==> inputs of wip/indigo <==
Design upsample_csc, start of the top module:
module upsample_csc (
    input  logic        clk,
    input  logic        resetn,
    input  logic        start,
    output logic        done,
    input  logic [15:0] sram_read_data,
    output logic [15:0] sram_write_data,
    output logic [17:0] sram_address,
    output logic        sram_we_n
);
Settings: LEC_CHECK=0, CAP_MARGIN=20, CORE_MARGIN=2, CORE_UTILIZATION=67, CTS_CLUSTER_SIZE=97, PLACE_DENSITY=0.37, SLEW_MARGIN=20; clock period 8.89 ns.
run.sh (not shown) runs the stock make flow with config.mk's settings and CLKGATE_MAP_FILE=.
==> wip/tundra: changes against wip/indigo <==
- CORE_UTILIZATION: 67 -> 32
- CTS_CLUSTER_SIZE: 97 -> unset
- PLACE_DENSITY: 0.37 -> 0.6
==> flow/constraint.sdc (replaced) <==
create_clock -name core_clock -period 12.7 [get_ports {clk}]
set_input_delay 2.5400 -clock core_clock [delete_from_list [all_inputs] [get_ports {clk}]]
set_output_delay 2.5400 -clock core_clock [all_outputs]
set_load 0.01 [all_outputs]
==> wip/cedar: changes against wip/indigo <==
- CORE_UTILIZATION: 67 -> 58
- CTS_CLUSTER_SIZE: 97 -> unset
- PLACE_DENSITY: 0.37 -> 0.6
- SETUP_SLACK_MARGIN: unset -> 1.45
==> flow/constraint.sdc (replaced) <==
create_clock -name core_clock -period 11.0 [get_ports {clk}]
set_input_delay 2.2000 -clock core_clock [delete_from_list [all_inputs] [get_ports {clk}]]
set_output_delay 2.2000 -clock core_clock [all_outputs]
set_load 0.01 [all_outputs]
==> wip/sierra: changes against wip/indigo <==
- CORE_UTILIZATION: 67 -> 57
- CTS_CLUSTER_SIZE: 97 -> 99
- PLACE_DENSITY: 0.37 -> 0.6
==> flow/constraint.sdc (replaced) <==
create_clock -name core_clock -period 5.5 [get_ports {clk}]
set_input_delay 1.1000 -clock core_clock [delete_from_list [all_inputs] [get_ports {clk}]]
set_output_delay 1.1000 -clock core_clock [all_outputs]
set_load 0.01 [all_outputs]
==> comparison table <==
                                                                        wip/sierra                         wip/cedar                         wip/tundra                         wip/indigo
Outcome                                                   finished with violations           complete, no violations            complete, no violations           finished with violations
Reasons for failing layout checks                             negative setup slack                                 -                                  -               negative setup slack
Crit share post-route                                                         1.86                             0.891                              0.934                               1.18
Non-clock buffer share of cell area                                          0.150                            0.0357                             0.0183                              0.105
GR Layer Usage met2                                                          0.548                             0.513                              0.278                              0.663
Seq/total area                                                               0.134                             0.162                              0.167                              0.150
Number of cells after detailed placement                                      7241                              6310                               7166                               6743
Met1 track demand over resource                                              0.480                             0.438                              0.227                              0.477
HPWL reported at the end of detailed placement                           114000 um                         103000 um                          103000 um                          112000 um
Diodes inserted                                                                  1                                 0                                  0                                  0
Die extent in y                                                             292 um                            290 um                             389 um                             270 um
Total via count in the routed design                                         42500                             37200                              36700                              42000
Destination of the worst hold path                M1_unit.M1_SRAM_we_n$_DFFE_PN1P_  M1_unit.M1_SRAM_we_n$_DFFE_PN1P_     M1_unit.B_data[30]$_DFFE_PN0P_   M1_unit.M1_SRAM_we_n$_DFFE_PN1P_
Worst min-delay path startpoint                   M1_unit.M1_SRAM_we_n$_DFFE_PN1P_  M1_unit.M1_SRAM_we_n$_DFFE_PN1P_     M1_unit.B_data[30]$_DFFE_PN0P_   M1_unit.M1_SRAM_we_n$_DFFE_PN1P_
Launching instance or port of the critical path  M1_unit.mult_op_1[13]$_DFFE_PN0P_  M1_unit.mult_op_3[5]$_DFFE_PN0P_  M1_unit.mult_op_1[13]$_DFFE_PN0P_  M1_unit.mult_op_1[13]$_DFFE_PN0P_
Wire length of the first global-routing pass                             230000 um                         207000 um                          205000 um                          227000 um
Setup Total Neg Slack                                                   -276910 ps                              0 ps                               0 ps                          -23510 ps
Filler-free cell count of the finished design                                 7468                              6496                               7244                               6909
Area taken by flip-flops and latches                                  0.00860 mm^2                      0.00860 mm^2                       0.00859 mm^2                       0.00859 mm^2
Final Skew                                                                 41.9 ps                           49.8 ps                            25.0 ps                            53.3 ps
Non-clock buffer count in the final layout                                    1192                               226                                107                                764
